==> job 9793: inputs <==
## sorting_system
module sorting_system(
    input wire clk,              
    input wire rst_n,            
    input wire btn_manual_1,     
    input wire btn_manual_2,     
    input wire sensor_out,
    output wire s0, s1,
    output wire s2, s3,
    output wire led_r, led_g, led_b,
    input wire ir_sensor,        
    output wire servo_pwm_1,     
    output wire servo_pwm_2,     
    output wire led_ir_status    
);
clock: 2.81 ns
lec_check: 0
abc_area: 1
cap_margin: 0
core_margin: 2
core_utilization: 72
cts_cluster_diameter: 394
slew_margin: 20
run.sh (not shown) runs the stock make flow with config.mk's settings and CLKGATE_MAP_FILE=.
==> job 7126 (differences from job 9793) <==
==> flow/config.mk (replaced) <==
export PLATFORM = sky130hd
export DESIGN_NAME = sorting_system
export DESIGN_NICKNAME = sorting_system
export VERILOG_FILES = /design/flow/design.v
export SDC_FILE = /design/flow/constraint.sdc
export NUM_CORES = 4
export LEC_CHECK = 0
export CAP_MARGIN = 20
export CELL_PAD_IN_SITES_GLOBAL_PLACEMENT = 2
export CORE_MARGIN = 2
export CORE_UTILIZATION = 40
export CTS_CLUSTER_SIZE = 54
export SLEW_MARGIN = 20
==> flow/constraint.sdc (replaced) <==
create_clock -name core_clock -period 8.0 [get_ports {clk}]
set_input_delay 1.6000 -clock core_clock [delete_from_list [all_inputs] [get_ports {clk}]]
set_output_delay 1.6000 -clock core_clock [all_outputs]
set_load 0.01 [all_outputs]
==> job 6732 (differences from job 9793) <==
==> flow/config.mk (replaced) <==
export PLATFORM = sky130hd
export DESIGN_NAME = sorting_system
export DESIGN_NICKNAME = sorting_system
export VERILOG_FILES = /design/flow/design.v
export SDC_FILE = /design/flow/constraint.sdc
export NUM_CORES = 4
export LEC_CHECK = 0
export CAP_MARGIN = 20
export CORE_MARGIN = 2
export CORE_UTILIZATION = 70
export SLEW_MARGIN = 20
==> flow/constraint.sdc (replaced) <==
create_clock -name core_clock -period 3.73 [get_ports {clk}]
set_input_delay 0.7460 -clock core_clock [delete_from_list [all_inputs] [get_ports {clk}]]
set_output_delay 0.7460 -clock core_clock [all_outputs]
set_load 0.01 [all_outputs]
==> summary of the runs <==
- Job 9793 completed and failed the layout checks on setup timing. Job 6732 finished but fails on setup timing. Job 7126 went through all stages and came out clean.
- Against job 9793, the synthesized cell count of job 6732 is lower by about 14%.
- The highest clock power belongs to job 9793, the lowest to job 7126.
- The highest clock-buffer cell count belongs to job 7126, the lowest to job 9793.
- Area after synthesis is the same in job 7126 and job 6732.
- The highest combinational power belongs to job 9793, the lowest to job 7126.
==> figures <==
metric	job 6732	job 9793	job 7126
Worst slack at placement	-0.508 ns	-0.307 ns	3.58 ns
Tool warning count	34	33	31
Minimum hold slack	0.443 ns	0.439 ns	0.437 ns
Sw Ratio	22.6%	26.5%	22.4%
Core Density at Floorplan	71.4%	73.3%	40.5%
Seq/total area	30.9%	30.1%	32.1%
Origin of the worst min-delay path	ir_s1$_SDFF_PP1_	servo_2_inst.general_timer[17]$_SDFFE_PP0P_	ir_s1$_SDFF_PP1_
Post-CTS repair timing setup buffer count	2	1	0
Fraction of area in clock buffers and inverters	5.40%	4.86%	6.48%
Length of routed met2 wiring	27,000 um	28,400 um	27,000 um
Max Clk Rate	0.242 GHz	0.326 GHz	0.225 GHz
Run status	failed layout checks	failed layout checks	no timing/DRC/antenna violations
Layout check failures	setup timing	setup timing	-

* * *

==> v8 <==
==> flow/design.v <==
`timescale 1ns / 1ps
module sorting_system(
    input wire clk,              
    input wire rst_n,            
    input wire btn_manual_1,     
    input wire btn_manual_2,     
    input wire sensor_out,
    output wire s0, s1,
    output wire s2, s3,
    output wire led_r, led_g, led_b,
    input wire ir_sensor,        
    output wire servo_pwm_1,     
    output wire servo_pwm_2,     
    output wire led_ir_status    
);
    wire [1:0] detected_color;  
    tcs3200_core_v3 #(
        .SAMPLE_TIME(2500)
    ) color_sensor_inst (
        .clk(clk), .rst_n(rst_n),
        .sensor_out(sensor_out),
        .s0(s0), .s1(s1), .s2(s2), .s3(s3),
        .color_id(detected_color),
        .led_r(led_r), .led_g(led_g), .led_b(led_b)
    );
    reg ir_s1, ir_s2;
    wire ir_edge;
    always @(posedge clk) begin
        if (rst_n) begin
            ir_s1 <= 1'b1;
            ir_s2 <= 1'b1;
        end else begin
            ir_s1 <= ir_sensor;
            ir_s2 <= ir_s1;
        end
    end
    assign ir_edge = (ir_s2 == 1'b1 && ir_s1 == 1'b0);
    assign led_ir_status = ~ir_s2;  
    reg trig_1, trig_2;
    always @(posedge clk) begin
        if (rst_n) begin
            trig_1 <= 0;
            trig_2 <= 0;
        end else begin
            trig_1 <= 0;
            trig_2 <= 0;
            if (ir_edge) begin
                if (detected_color == 2'd1) trig_1 <= 1;
                else if (detected_color == 2'd2) trig_2 <= 1;
            end
        end
    end
    servo_core #(
        .START_DELAY(26250),
        .HOLD_TIME(30000)
    ) servo_1_inst (
        .clk(clk), .rst_n(rst_n),
        .activate(trig_1 | btn_manual_1),
        .pwm_out(servo_pwm_1)
    );
    servo_core #(
        .START_DELAY(50000),
        .HOLD_TIME(30000)
    ) servo_2_inst (
        .clk(clk), .rst_n(rst_n),
        .activate(trig_2 | btn_manual_2),
        .pwm_out(servo_pwm_2)
    );
endmodule
module tcs3200_core_v3(
    input clk, rst_n, sensor_out,
    output wire s0, s1,
    output reg s2, s3,
    output reg [1:0] color_id,
    output reg led_r, led_g, led_b
);
    assign s0 = 1; assign s1 = 1;  
    parameter SAMPLE_TIME = 12500000;  
    localparam RED=0, BLUE=1, GREEN=2;
    reg [1:0] state;
    reg [31:0] timer, counter;
    reg [31:0] r_val, g_val, b_val;
    reg s_in_d, s_in_d2;
    wire s_edge = s_in_d & ~s_in_d2;
    always @(posedge clk) begin
        if (rst_n) begin s_in_d <= 1'b0; s_in_d2 <= 1'b0; end
        else begin s_in_d <= sensor_out; s_in_d2 <= s_in_d; end
    end
    always @(posedge clk) begin
        if (rst_n) begin
            state <= RED; timer <= 0; counter <= 0; s2 <= 0; s3 <= 0;
            r_val <= 0; g_val <= 0; b_val <= 0;
            color_id <= 0; led_r<=0; led_g<=0; led_b<=0;
        end else begin
            if (timer < SAMPLE_TIME) begin
                timer <= timer + 1;
                if (s_edge) counter <= counter + 1;
            end else begin
                timer <= 0; counter <= 0;
                case(state)
                    RED: begin r_val <= counter; state <= BLUE; s2<=0; s3<=1; end
                    BLUE: begin b_val <= counter; state <= GREEN; s2<=1; s3<=1; end
                    GREEN: begin
                        g_val <= counter; state <= RED; s2<=0; s3<=0;
                        if ((r_val + g_val + b_val) > 1000) begin
                            if(r_val > g_val && r_val > b_val) begin
                                color_id <= 1; led_r<=1; led_g<=0; led_b<=0;
                            end else if(g_val > r_val && g_val > b_val) begin
                                color_id <= 2; led_r<=0; led_g<=1; led_b<=0;
                            end else if(b_val > r_val && b_val > g_val) begin
                                color_id <= 3; led_r<=0; led_g<=0; led_b<=1;
                            end
                        end else begin
                             led_r<=0; led_g<=0; led_b<=0;
                        end
                    end
                    default: begin state <= RED; s2<=0; s3<=0; end
                endcase
            end
        end
    end
endmodule
module servo_core #(
    parameter START_DELAY = 0,       
    parameter HOLD_TIME = 125000000  
)(
    input clk, rst_n, activate,
    output reg pwm_out
);
    parameter PWM_TOP = 2500;        
    parameter MIN_PULSE = 62;        
    parameter TARGET_PULSE = 146;    
    parameter STEP = 1;              
    reg [31:0] cnt;
    reg [31:0] duty;
    localparam IDLE=0, WAIT_DELAY=1, MOVE=2, HOLD=3, RETURN=4;
    reg [2:0] state;
    reg [31:0] general_timer;  
    always @(posedge clk) begin
        if (rst_n) begin
            state <= IDLE; duty <= MIN_PULSE; general_timer <= 0;
            cnt <= 0; pwm_out <= 0;
        end else begin
            if (cnt < PWM_TOP) cnt <= cnt + 1; else cnt <= 0;
            pwm_out <= (cnt < duty) ? 1 : 0;
            case(state)
                IDLE: begin
                    duty <= MIN_PULSE;
                    general_timer <= 0;
                    if (activate) begin
                        if (START_DELAY > 0) state <= WAIT_DELAY;
                        else state <= MOVE;
                    end
                end
                WAIT_DELAY: begin
                    if (general_timer < START_DELAY) begin
                        general_timer <= general_timer + 1;
                    end else begin
                        general_timer <= 0;
                        state <= MOVE;
                    end
                end
                MOVE: begin
                    if (duty < TARGET_PULSE) duty <= duty + STEP;
                    else begin
                        duty <= TARGET_PULSE;
                        general_timer <= 0;
                        state <= HOLD;
                    end
                end
                HOLD: begin
                    if (general_timer < HOLD_TIME) general_timer <= general_timer + 1;
                    else state <= RETURN;
                end
                RETURN: begin
                    if (duty > MIN_PULSE) duty <= duty - STEP;
                    else state <= IDLE;
                end
                default: state <= IDLE;
            endcase
        end
    end
endmodule
==> flow/run.sh <==
#!/bin/bash
# the make line also repeats each setting of config.mk as NAME=value (left out here)
make -C /OpenROAD-flow-scripts/flow DESIGN_CONFIG=/design/flow/config.mk WORK_HOME=/design/flow/orfs CLKGATE_MAP_FILE= finish
==> flow/config.mk <==
export PLATFORM = sky130hd
export DESIGN_NAME = sorting_system
export DESIGN_NICKNAME = sorting_system
export VERILOG_FILES = /design/flow/design.v
export SDC_FILE = /design/flow/constraint.sdc
export NUM_CORES = 4
export LEC_CHECK = 0
export CAP_MARGIN = 20
export CORE_MARGIN = 2
export CORE_UTILIZATION = 65
export CTS_CLUSTER_SIZE = 59
export MAX_ROUTING_LAYER = met4
export SLEW_MARGIN = 20
==> flow/constraint.sdc <==
create_clock -name core_clock -period 6.6 [get_ports {clk}]
set_input_delay 1.3200 -clock core_clock [delete_from_list [all_inputs] [get_ports {clk}]]
set_output_delay 1.3200 -clock core_clock [all_outputs]
set_load 0.01 [all_outputs]
==> inputs of v10, as changes to v8 <==
- ABC_AREA: not set -> 1
- CORE_ASPECT_RATIO: not set -> 0.92
- CORE_UTILIZATION: 65 -> 72
- CTS_CLUSTER_SIZE: 59 -> not set
- GPL_ROUTABILITY_DRIVEN: not set -> 0
- HOLD_SLACK_MARGIN: not set -> 0.3
- MAX_ROUTING_LAYER: met4 -> not set
==> flow/constraint.sdc (replaced) <==
create_clock -name core_clock -period 2.46 [get_ports {clk}]
set_input_delay 0.4920 -clock core_clock [delete_from_list [all_inputs] [get_ports {clk}]]
set_output_delay 0.4920 -clock core_clock [all_outputs]
set_load 0.01 [all_outputs]
==> comparison <==
v10 finished but failed the layout checks on setup timing. v8 went through all stages and came out clean. In sequential cell count, v10 and v8 do not differ. Against v10, the design area of v8 is lower by about 10%. In v8 the global-route usage is lower than in v10, by 7.0 points. Of v10 and v8, v8 has the higher worst setup slack (gap 2.8 ns). In v10 the first-iteration DRC count is higher than in v8, by about 50%. In clock power, v10 is at 2.6 times the value of v8.
Power figures rest on the tool's default switching activity, not on a simulated workload.
